==> inputs of run a <==
## cpu_system
module cpu_system(
    input          clk,
    input          reset,
    output         imem_read,
    output [5:0]   imem_addr,
    input  [127:0] imem_rdata,
    input          imem_busywait,
    output         dmem_read,
    output         dmem_write,
    output [5:0]   dmem_addr,
    output [31:0]  dmem_wdata,
    input  [31:0]  dmem_rdata,
    input          dmem_busywait,
    output         ret_valid,
    output [31:0]  ret_pc,
    output         ret_rf_we,
    output [2:0]   ret_rf_waddr,
    output [7:0]   ret_rf_wdata
);
Settings: LEC_CHECK=0, CAP_MARGIN=35, CORE_ASPECT_RATIO=1.02, CORE_MARGIN=2, CORE_UTILIZATION=59, CTS_CLUSTER_SIZE=98, GPL_TIMING_DRIVEN=0, SLEW_MARGIN=10; clock period 13.7 ns.
run.sh (not shown) runs the stock make flow with config.mk's settings and CLKGATE_MAP_FILE=.
==> run b: changes against run a <==
==> flow/config.mk (replaced) <==
export PLATFORM = sky130hd
export DESIGN_NAME = cpu_system
export DESIGN_NICKNAME = cpu_system
export VERILOG_FILES = /design/flow/design.v
export SDC_FILE = /design/flow/constraint.sdc
export NUM_CORES = 4
export LEC_CHECK = 0
export CAP_MARGIN = 20
export CORE_MARGIN = 2
export CORE_UTILIZATION = 66
export CTS_CLUSTER_SIZE = 49
export PLACE_DENSITY_LB_ADDON = 0.0
export SETUP_SLACK_MARGIN = 1.59
export SLEW_MARGIN = 20
export TNS_END_PERCENT = 10
==> flow/constraint.sdc (replaced) <==
create_clock -name core_clock -period 5.4 [get_ports {clk}]
set_input_delay 1.0800 -clock core_clock [delete_from_list [all_inputs] [get_ports {clk}]]
set_output_delay 1.0800 -clock core_clock [all_outputs]
set_load 0.01 [all_outputs]
==> run c: changes against run a <==
==> flow/config.mk (replaced) <==
export PLATFORM = sky130hd
export DESIGN_NAME = cpu_system
export DESIGN_NICKNAME = cpu_system
export VERILOG_FILES = /design/flow/design.v
export SDC_FILE = /design/flow/constraint.sdc
export NUM_CORES = 4
export LEC_CHECK = 0
export CAP_MARGIN = 20
export CELL_PAD_IN_SITES_DETAIL_PLACEMENT = 1
export CORE_MARGIN = 2
export CORE_UTILIZATION = 72
export GPL_TIMING_DRIVEN = 0
export SLEW_MARGIN = 20
export TNS_END_PERCENT = 75
==> flow/constraint.sdc (replaced) <==
create_clock -name core_clock -period 9.0 [get_ports {clk}]
set_input_delay 1.8000 -clock core_clock [delete_from_list [all_inputs] [get_ports {clk}]]
set_output_delay 1.8000 -clock core_clock [all_outputs]
set_load 0.01 [all_outputs]
==> qor.yml <==
synth.most_common_cell: "edfxtp_1"
coreArea_sq_mm: 0.07407
stop_error: "Error: detail_place.tcl, 38 bad optional access"
gp_congestion: 0.9917
yosys.area_share.simple_pct: 8.798
fp.dieW_um: 277.0
status: "stopped before the end"
die_area_sq_mm: 0.07671
initCoreUtil_pct: 72.42
haltStage: "detailed placement"
ys_sh_adder_pct: 1.588
syn_area_sq_mm: 0.05365
synthDistinctLibCells: 117
That was run c.
==> qor.yml <==
die_area_sq_mm: 0.08358
finalSetupViolations: 535
initCoreUtil_pct: 66.60
status: "finished with violations"
worst_slack_ps: -3511
ys_sh_adder_pct: 1.588
failed_checks: "setup timing"
That was run b.
==> qor.yml <==
initCoreUtil_pct: 59.61
synthDistinctLibCells: 117
ys_sh_adder_pct: 1.588
yosys.area_share.simple_pct: 8.798
coreArea_sq_mm: 0.09000
die_area_sq_mm: 0.09335
synth.most_common_cell: "edfxtp_1"
syn_area_sq_mm: 0.05365
gp_congestion: 0.9667
status: "no timing/DRC/antenna violations"
That was run a.

---

==> fjord <==
cpu_system again, from the RTL that the note above started with.
make LEC_CHECK=0 CAP_MARGIN=20 CELL_PAD_IN_SITES_GLOBAL_PLACEMENT=1 CORE_MARGIN=2 CORE_UTILIZATION=46 CTS_CLUSTER_SIZE=34 GPL_ROUTABILITY_DRIVEN=0 GPL_TIMING_DRIVEN=0 MAX_ROUTING_LAYER=met4 MIN_ROUTING_LAYER=met1 PLACE_DENSITY=0.61 SLEW_MARGIN=20 TNS_END_PERCENT=30 finish   # period 15.1 ns
==> inputs of violet, as changes to fjord <==
ABC_AREA = 1   (was unset)
CELL_PAD_IN_SITES_DETAIL_PLACEMENT = 1   (was unset)
CELL_PAD_IN_SITES_GLOBAL_PLACEMENT = 3   (was 1)
CORE_MARGIN = 7   (was 2)
CORE_UTILIZATION = 42   (was 46)
HOLD_SLACK_MARGIN = 0.05   (was unset)
MIN_ROUTING_LAYER = met2   (was met1)
PLACE_DENSITY = 0.94   (was 0.61)
SETUP_SLACK_MARGIN = 4.09   (was unset)
TNS_END_PERCENT = 70   (was 30)
==> comparison table <==
	fjord	violet
Status	no timing/DRC/antenna violations	no timing/DRC/antenna violations
Instance count of the mapped netlist	3587	5468
Instance area at placement	59600 µm²	61700 µm²
Layout net count	4275	6254
Yosys stat cell total	3587	5468
Core occupancy in the finished layout	55.0%	51.1%
Post-route met1 wirelength	68300 µm	0 µm
Layout-stage area growth over the synthesis result	18.8%	20.3%
Post-detailed-route via-to-cell ratio	6.02	7.53
Mux contribution to synthesized area	12.4%	0%
1st-pass router iterations	6	10
Multi-input logic area	17200 µm²	18200 µm²

---

==> build 26 <==
Starting RTL as in the previous note.
make LEC_CHECK=0 CAP_MARGIN=20 CELL_PAD_IN_SITES_GLOBAL_PLACEMENT=1 CORE_MARGIN=2 CORE_UTILIZATION=59 CTS_CLUSTER_SIZE=14 GPL_ROUTABILITY_DRIVEN=0 MIN_ROUTING_LAYER=met1 PLACE_DENSITY=0.61 SLEW_MARGIN=20 finish   # period 6.99 ns
==> build 98 (differences from build 26) <==
==> flow/config.mk (replaced) <==
export PLATFORM = sky130hd
export DESIGN_NAME = cpu_system
export DESIGN_NICKNAME = cpu_system
export VERILOG_FILES = /design/flow/design.v
export SDC_FILE = /design/flow/constraint.sdc
export NUM_CORES = 4
export LEC_CHECK = 0
export CAP_MARGIN = 20
export CORE_MARGIN = 2
export CORE_UTILIZATION = 70
export CTS_CLUSTER_SIZE = 50
export HOLD_SLACK_MARGIN = 0.29
export PLACE_DENSITY_LB_ADDON = 0.0
export SETUP_SLACK_MARGIN = 1.42
export SLEW_MARGIN = 20
==> flow/constraint.sdc (replaced) <==
create_clock -name core_clock -period 5.4 [get_ports {clk}]
set_input_delay 1.0800 -clock core_clock [delete_from_list [all_inputs] [get_ports {clk}]]
set_output_delay 1.0800 -clock core_clock [all_outputs]
set_load 0.01 [all_outputs]
==> build 96 (differences from build 26) <==
==> flow/config.mk (replaced) <==
export PLATFORM = sky130hd
export DESIGN_NAME = cpu_system
export DESIGN_NICKNAME = cpu_system
export VERILOG_FILES = /design/flow/design.v
export SDC_FILE = /design/flow/constraint.sdc
export NUM_CORES = 4
export LEC_CHECK = 0
export CAP_MARGIN = 20
export CORE_MARGIN = 2
export CORE_UTILIZATION = 40
export SLEW_MARGIN = 20
==> flow/constraint.sdc (replaced) <==
create_clock -name core_clock -period 9.72 [get_ports {clk}]
set_input_delay 1.9440 -clock core_clock [delete_from_list [all_inputs] [get_ports {clk}]]
set_output_delay 1.9440 -clock core_clock [all_outputs]
set_load 0.01 [all_outputs]
==> results <==
Number of cells after detailed placement: build 96 5636; build 26 5310; build 98 5233
MaxCap Viol Count: build 96 0; build 26 2; build 98 -
Status: build 96 no timing/DRC/antenna violations; build 26 failed layout checks; build 98 stopped before the end
Stage where the flow stopped: build 96 -; build 26 -; build 98 global routing (5_1_grt)
Layout check failures: build 96 -; build 26 max-capacitance violations, max-slew violations, negative setup slack; build 98 -
Non-clock buffers, area share: build 96 8.020%; build 26 13.19%; build 98 -
Pre-Place Util: build 96 40.25%; build 26 59.60%; build 98 70.63%
Number of pins with negative max-slew slack in the final report: build 96 0; build 26 16; build 98 -
Placed wire-length estimate after detailed placement: build 96 94720 um; build 26 97570 um; build 98 112600 um
Highest metal layer used by the detailed router: build 96 met5; build 26 met5; build 98 -
DR WL met3: build 96 11190 um; build 26 13870 um; build 98 -
Reg-to-Reg End: build 96 myCache_Controller.Cache_table[1][26]$_DFFE_PP_; build 26 myCache_Controller.Cache_table[6][19]$_DFFE_PP_; build 98 -
Routed wirelength normalized by instance count: build 96 25.09 um; build 26 27.87 um; build 98 -
Biggest fanout along the worst timing path: build 96 23; build 26 6; build 98 -
Number of standard cells in the layout, taps in and fillers out: build 96 5956; build 26 5724; build 98 -
Number of clock-tree buffers in the layout: build 96 179; build 26 148; build 98 -
Critical hold path startpoint: build 96 myCache_Controller.ValidBit_array[3]$_SDFFE_PP0P_; build 26 myInstruct_Cache_Controller.ValidBit_array[0]$_SDFFE_PP0P_; build 98 -
Final wirelength: build 96 149500 um; build 26 159500 um; build 98 -
Area delta synth->final: build 96 20.37%; build 26 30.37%; build 98 -
Final estimated routing congestion in global placement: build 96 0.8920; build 26 -; build 98 0.9799

---

==> inputs of v23 <==
cpu_system again, from the RTL that the note above started with.
clock: 15.1 ns
lec_check: 0
cap_margin: 20
cell_pad_in_sites_global_placement: 1
core_margin: 2
core_utilization: 46
cts_cluster_size: 34
gpl_routability_driven: 0
min_routing_layer: met1
place_density: 0.61
slew_margin: 20
==> inputs of v32, as changes to v23 <==
- CELL_PAD_IN_SITES_DETAIL_PLACEMENT: default -> 1
- CELL_PAD_IN_SITES_GLOBAL_PLACEMENT: 1 -> default
- CORE_UTILIZATION: 46 -> 40
- CTS_CLUSTER_SIZE: 34 -> default
- GPL_ROUTABILITY_DRIVEN: 0 -> default
- MIN_ROUTING_LAYER: met1 -> default
- PLACE_DENSITY: 0.61 -> default
==> flow/constraint.sdc (replaced) <==
create_clock -name core_clock -period 9.0 [get_ports {clk}]
set_input_delay 1.8000 -clock core_clock [delete_from_list [all_inputs] [get_ports {clk}]]
set_output_delay 1.8000 -clock core_clock [all_outputs]
set_load 0.01 [all_outputs]
==> impl_metrics.ini <==
; generated from flow reports
[run_status]
status = failed layout checks
violatedChecks = negative setup slack

[global_routing]
track_usage = 0.243

[final_timing]
setup_tns_ns = -1.69
fin_ws_ns = -0.368
rsz0062_at_grt = yes
finalSetupViolations = 12

[routing]
num_antenna_cells = 6
wl_met1_um = 66500
wire_per_inst_um = 27.5

[setup_path]
reg2reg_slack_ns = 0.56
rr_endpoint = myCPU.myREG_file.register_array[4][3]$_SDFFCE_PN0P_
(the above is from v32)
==> impl_metrics.ini <==
; generated from flow reports
[global_routing]
track_usage = 0.250

[final_timing]
fin_ws_ns = 1.46
setup_tns_ns = 0
finalSetupViolations = 0
rsz0062_at_grt = no

[run_status]
status = no timing/DRC/antenna violations

[routing]
wire_per_inst_um = 27.5
num_antenna_cells = 1

[floorplan]
fp_util = 0.463

[setup_path]
reg2reg_slack_ns = 4.21
rr_endpoint = myCache_Controller.Cache_table[5][31]$_DFFE_PP_

[power]
(the above is from v23)
